==> exp/umber <==
==> flow/design.v <==
module pow_5_pipe
(
    input             clock,
    input      [17:0] n,
    output reg [17:0] n_pow_5
);
    reg [17:0] n_1, n_2, n_3;
    reg [17:0] n_pow_2, n_pow_3, n_pow_4;
    always @(posedge clock)
    begin
        n_1 <= n;
        n_2 <= n_1;
        n_3 <= n_2;
        n_pow_2 <= n * n;
        n_pow_3 <= n_pow_2 * n_1;
        n_pow_4 <= n_pow_3 * n_2;
        n_pow_5 <= n_pow_4 * n_3;
    end
endmodule
==> flow/run.sh <==
#!/bin/bash
# the make line also repeats each setting of config.mk as NAME=value (left out here)
make -C /OpenROAD-flow-scripts/flow DESIGN_CONFIG=/design/flow/config.mk WORK_HOME=/design/flow/orfs CLKGATE_MAP_FILE= finish
==> flow/config.mk <==
export PLATFORM = sky130hd
export DESIGN_NAME = pow_5_pipe
export DESIGN_NICKNAME = pow_5_pipe
export VERILOG_FILES = /design/flow/design.v
export SDC_FILE = /design/flow/constraint.sdc
export NUM_CORES = 4
export LEC_CHECK = 0
export ABC_AREA = 1
export CAP_MARGIN = 20
export CORE_MARGIN = 2
export CORE_UTILIZATION = 72
export CTS_CLUSTER_SIZE = 10
export PLACE_DENSITY = 0.4
export SETUP_SLACK_MARGIN = 0.92
export SLEW_MARGIN = 20
export TNS_END_PERCENT = 5
==> flow/constraint.sdc <==
create_clock -name core_clock -period 3.89 [get_ports {clock}]
set_input_delay 0.7780 -clock core_clock [delete_from_list [all_inputs] [get_ports {clock}]]
set_output_delay 0.7780 -clock core_clock [all_outputs]
set_load 0.01 [all_outputs]
==> exp/harbor: changes against exp/umber <==
- CTS_CLUSTER_DIAMETER: default -> 356
- CTS_CLUSTER_SIZE: 10 -> 98
- SETUP_SLACK_MARGIN: 0.92 -> 0.52
==> exp/fjord: changes against exp/umber <==
- ABC_AREA: 1 -> default
- CORE_UTILIZATION: 72 -> 69
- CTS_CLUSTER_SIZE: 10 -> default
- PLACE_DENSITY: 0.4 -> default
- SETUP_SLACK_MARGIN: 0.92 -> default
- TNS_END_PERCENT: 5 -> default
==> flow/constraint.sdc (replaced) <==
create_clock -name core_clock -period 6.23 [get_ports {clock}]
set_input_delay 1.2460 -clock core_clock [delete_from_list [all_inputs] [get_ports {clock}]]
set_output_delay 1.2460 -clock core_clock [all_outputs]
set_load 0.01 [all_outputs]
==> impl_metrics.tcl <==
# yosys + openroad results
set metrics [dict create \
    crit_path_setup_slack_layout_ns -1.31 \
    setup-violations-final 47 \
    synth_adder_area_share_pct 48.4 \
    check_failures "negative setup slack" \
    gr-usage-met2_pct 69.0 \
    run_status "failed layout checks" \
    worstReg2RegEnd "n_pow_5[17]" \
    rr_startpoint "n_3[4]" \
]
-- figures above: exp/harbor

==> impl_metrics.tcl <==
# yosys + openroad results
set metrics [dict create \
    crit_path_setup_slack_layout_ns -1.31 \
    run_status "failed layout checks" \
    synth.top_cells.by_area "fa_1 (36%), inv_1 (17%), nand2_1 (14%), ha_1 (12%), dfxtp_1 (11%)" \
    gr-usage-met2_pct 69.0 \
    worstReg2RegEnd "n_pow_5[17]" \
    setup-violations-final 47 \
    check_failures "negative setup slack" \
]
-- figures above: exp/umber

==> impl_metrics.tcl <==
# yosys + openroad results
set metrics [dict create \
    run_status "complete, no violations" \
    gr-usage-met2_pct 58.9 \
    synth_adder_area_share_pct 51.9 \
    logic_gates 1516 \
    rr_startpoint "n_2[3]" \
    setup-violations-final 0 \
    chipHeight_um 179 \
    worstReg2RegEnd "n_pow_4[17]" \
]
-- figures above: exp/fjord



==> build 35 <==
RTL: the design.v shown in full above, as it stands there.
clock: 3.89 ns
lec_check: 0
cap_margin: 20
core_margin: 2
core_utilization: 72
place_density: 0.4
setup_slack_margin: 0.52
slew_margin: 20
tns_end_percent: 5
run.sh (not shown) runs the stock make flow with config.mk's settings and CLKGATE_MAP_FILE=.
==> trial 87 (differences from build 35) <==
CORE_UTILIZATION = 40   (was 72)
CTS_CLUSTER_DIAMETER = 212   (was not set)
CTS_CLUSTER_SIZE = 100   (was not set)
PLACE_DENSITY = not set   (was 0.4)
SETUP_SLACK_MARGIN = not set   (was 0.52)
TNS_END_PERCENT = 25   (was 5)
==> flow/constraint.sdc (replaced) <==
create_clock -name core_clock -period 6.4 [get_ports {clock}]
set_input_delay 1.2800 -clock core_clock [delete_from_list [all_inputs] [get_ports {clock}]]
set_output_delay 1.2800 -clock core_clock [all_outputs]
set_load 0.01 [all_outputs]
==> trial 85 (differences from build 35) <==
CAP_MARGIN = 0   (was 20)
CTS_CLUSTER_DIAMETER = 85   (was not set)
PLACE_DENSITY = not set   (was 0.4)
PLACE_DENSITY_LB_ADDON = 0.26   (was not set)
SETUP_SLACK_MARGIN = not set   (was 0.52)
TNS_END_PERCENT = not set   (was 5)
==> flow/constraint.sdc (replaced) <==
create_clock -name core_clock -period 5.23 [get_ports {clock}]
set_input_delay 1.0460 -clock core_clock [delete_from_list [all_inputs] [get_ports {clock}]]
set_output_delay 1.0460 -clock core_clock [all_outputs]
set_load 0.01 [all_outputs]
==> notes <==
- Trial 85 completed and failed the layout checks on setup timing. Build 35 completed and failed the layout checks on setup timing. Trial 87 completed without violations.
- Between trial 85 and build 35, the lower critical path depth is in trial 85 (gap 2).
- Against build 35, the utilization of trial 87 is lower by 46 points.
- Between build 35 and trial 87, the lower register-to-register slack is in build 35 (gap 2.1 ns).
- Against build 35, the clock-buffer cell count of trial 85 is lower by 2.
- Against trial 87, the setup slack of build 35 is worse by 1.4 ns.
- In flip-flop count, trial 87 and build 35 do not differ.
- Via count: trial 87 is lower than build 35 (13%).
- Non-clock buffer count: trial 87 < trial 85 < build 35.


==> exp/indigo: inputs <==
// pow_5_pipe: RTL as listed in full above, without the edits since
export LEC_CHECK = 0
export ABC_AREA = 0
export CAP_MARGIN = 40
export CORE_MARGIN = 2
export CORE_UTILIZATION = 38
export CTS_CLUSTER_DIAMETER = 396
export CTS_CLUSTER_SIZE = 99
export PLACE_DENSITY = 0.68
export SETUP_SLACK_MARGIN = 0.19
export SLEW_MARGIN = 20
export TNS_END_PERCENT = 5
create_clock -name core_clock -period 4.34 [get_ports {clock}]
==> exp/amber: changes against exp/indigo <==
--- a/flow/config.mk
+++ b/flow/config.mk
@@ -10,8 +10,6 @@
 export CORE_MARGIN = 2
-export CORE_UTILIZATION = 38
-export CTS_CLUSTER_DIAMETER = 396
-export CTS_CLUSTER_SIZE = 99
-export PLACE_DENSITY = 0.68
+export CORE_UTILIZATION = 72
+export CTS_CLUSTER_DIAMETER = 132
+export PLACE_DENSITY = 0.37
 export SETUP_SLACK_MARGIN = 0.19
 export SLEW_MARGIN = 20
-export TNS_END_PERCENT = 5
==> flow/constraint.sdc (replaced) <==
create_clock -name core_clock -period 5.04 [get_ports {clock}]
set_input_delay 1.0080 -clock core_clock [delete_from_list [all_inputs] [get_ports {clock}]]
set_output_delay 1.0080 -clock core_clock [all_outputs]
set_load 0.01 [all_outputs]
==> exp/raven: changes against exp/indigo <==
--- a/flow/config.mk
+++ b/flow/config.mk
@@ -7,3 +7,3 @@
 export LEC_CHECK = 0
-export ABC_AREA = 0
+export ABC_AREA = 1
 export CAP_MARGIN = 40
@@ -11,4 +11,4 @@
 export CORE_UTILIZATION = 38
-export CTS_CLUSTER_DIAMETER = 396
-export CTS_CLUSTER_SIZE = 99
+export CTS_CLUSTER_DIAMETER = 331
+export CTS_CLUSTER_SIZE = 100
 export PLACE_DENSITY = 0.68
@@ -16,2 +16 @@
 export SLEW_MARGIN = 20
-export TNS_END_PERCENT = 5
==> exp/sierra: changes against exp/indigo <==
==> flow/config.mk (replaced) <==
export PLATFORM = sky130hd
export DESIGN_NAME = pow_5_pipe
export DESIGN_NICKNAME = pow_5_pipe
export VERILOG_FILES = /design/flow/design.v
export SDC_FILE = /design/flow/constraint.sdc
export NUM_CORES = 4
export LEC_CHECK = 0
export CAP_MARGIN = 20
export CORE_MARGIN = 2
export CORE_UTILIZATION = 40
export SLEW_MARGIN = 20
==> flow/constraint.sdc (replaced) <==
create_clock -name core_clock -period 6.23 [get_ports {clock}]
set_input_delay 1.2460 -clock core_clock [delete_from_list [all_inputs] [get_ports {clock}]]
set_output_delay 1.2460 -clock core_clock [all_outputs]
set_load 0.01 [all_outputs]
==> results.json <==
{
  "outcome": "complete, but fails checks",
  "violatedChecks": "negative setup slack",
  "setup_viol": 29,
  "setup_ws_ps": -674.8,
  "hold_path_startpoint": "n_1[16]",
  "n_clock_buffer": 20
}
the above is filed under exp/indigo

==> results.json <==
{
  "outcome": "complete, but fails checks",
  "violatedChecks": "negative setup slack",
  "n_clock_buffer": 20,
  "use_met1_pct": 21.40,
  "crit_end": "n_pow_5[17]",
  "setup_ws_ps": -445.6,
  "setup_viol": 27
}
the above is filed under exp/raven

==> results.json <==
{
  "setup_viol": 7,
  "outcome": "complete, but fails checks",
  "setup_ws_ps": -305.7,
  "violatedChecks": "negative setup slack"
}
the above is filed under exp/amber

==> results.json <==
{
  "setup_viol": 0,
  "outcome": "no timing/DRC/antenna violations",
  "setup_ws_ps": 264.1,
  "n_clock_buffer": 17
}
the above is filed under exp/sierra



==> v14 <==
Starts from the design.v that is shown in full above.
clock: 5.56 ns
lec_check: 0
cap_margin: 20
cell_pad_in_sites_global_placement: 3
core_aspect_ratio: 1.93
core_margin: 2
core_utilization: 40
cts_cluster_size: 77
gpl_routability_driven: 0
gpl_timing_driven: 0
place_density_lb_addon: 0.09
setup_slack_margin: 0.51
slew_margin: 25
==> v17: changes against v14 <==
CTS_CLUSTER_SIZE = 94   (was 77)
GPL_ROUTABILITY_DRIVEN = not set   (was 0)
==> flow/constraint.sdc (replaced) <==
create_clock -name core_clock -period 6.4 [get_ports {clock}]
set_input_delay 1.2800 -clock core_clock [delete_from_list [all_inputs] [get_ports {clock}]]
set_output_delay 1.2800 -clock core_clock [all_outputs]
set_load 0.01 [all_outputs]
==> v21: changes against v14 <==
CELL_PAD_IN_SITES_GLOBAL_PLACEMENT = not set   (was 3)
CORE_ASPECT_RATIO = not set   (was 1.93)
CORE_UTILIZATION = 65   (was 40)
CTS_CLUSTER_SIZE = not set   (was 77)
GPL_ROUTABILITY_DRIVEN = not set   (was 0)
GPL_TIMING_DRIVEN = not set   (was 0)
PLACE_DENSITY_LB_ADDON = not set   (was 0.09)
SETUP_SLACK_MARGIN = not set   (was 0.51)
SLEW_MARGIN = 20   (was 25)
==> flow/constraint.sdc (replaced) <==
create_clock -name core_clock -period 5.23 [get_ports {clock}]
set_input_delay 1.0460 -clock core_clock [delete_from_list [all_inputs] [get_ports {clock}]]
set_output_delay 1.0460 -clock core_clock [all_outputs]
set_load 0.01 [all_outputs]
==> qor summary <==
Run status: v17 complete, no violations; v21 failed layout checks; v14 complete, no violations
Layout check failures: v17 -; v21 setup timing; v14 -
Final core occ: v17 44.1%; v21 75.2%; v14 47.8%
Launch instance of the worst min-delay path: v17 n_2[8]$_DFF_P_; v21 n_2[16]$_DFF_P_; v14 n_2[17]$_DFF_P_
Number of warnings the tools reported: v17 29; v21 33; v14 31
Beginning of the worst register-to-register path: v17 n_pow_3[4]$_DFF_P_; v21 n_3[5]$_DFF_P_; v14 n_pow_4[3]$_DFF_P_
Fraction of standard cell area in multi-input logic: v17 70.4%; v21 67.9%; v14 67.4%
Reg-to-reg critical path endpoint: v17 n_pow_4[17]$_DFF_P_; v21 n_pow_5[17]$_DFF_P_; v14 n_pow_5[17]$_DFF_P_
Placed wire-length estimate after detailed placement: v17 54.3 mm; v21 40.6 mm; v14 52.0 mm
Most used cell, CP: v17 sky130_fd_sc_hd__fa_1; v21 -; v14 sky130_fd_sc_hd__fa_1
Routed WL: v17 62.6 mm; v21 48.4 mm; v14 63.5 mm
Met1 Use GR: v17 20.8%; v21 34.9%; v14 23.3%
CP Buf/Inv Count: v17 6; v21 7; v14 6
Critical Path Start: v17 n[0]; v21 n[3]; v14 n[4]
Total met2 wirelength after detailed routing: v17 38.5 mm; v21 26.1 mm; v14 38.2 mm
Flip-flop and latch share of the layout cell area: v17 10.5%; v21 10.2%; v14 10.2%
DIE AREA: v17 54800 um2; v21 34000 um2; v14 54800 um2
Non-Clock Buffer Area Fraction: v17 3.16%; v21 7.29%; v14 7.43%
Transition time at the pin with the least slew margin: v17 0.718 ns; v21 0.576 ns; v14 0.567 ns
P&R area growth vs syn: v17 9.63%; v21 14.7%; v14 18.9%
Die Width: v17 170 um; v21 184 um; v14 170 um
Register clock-pin slew on the reported worst setup and hold paths: v17 0.06 ns; v21 0.06 ns; v14 0.07 ns
Combinational gate area: v17 16300 um2; v21 16500 um2; v14 17000 um2
Count of final setup violators: v17 0; v21 2; v14 0
Routability cong.: v17 0.887; v21 0.856; v14 -
Largest stage delay, worst path: v17 0.65 ns; v21 0.53 ns; v14 0.52 ns
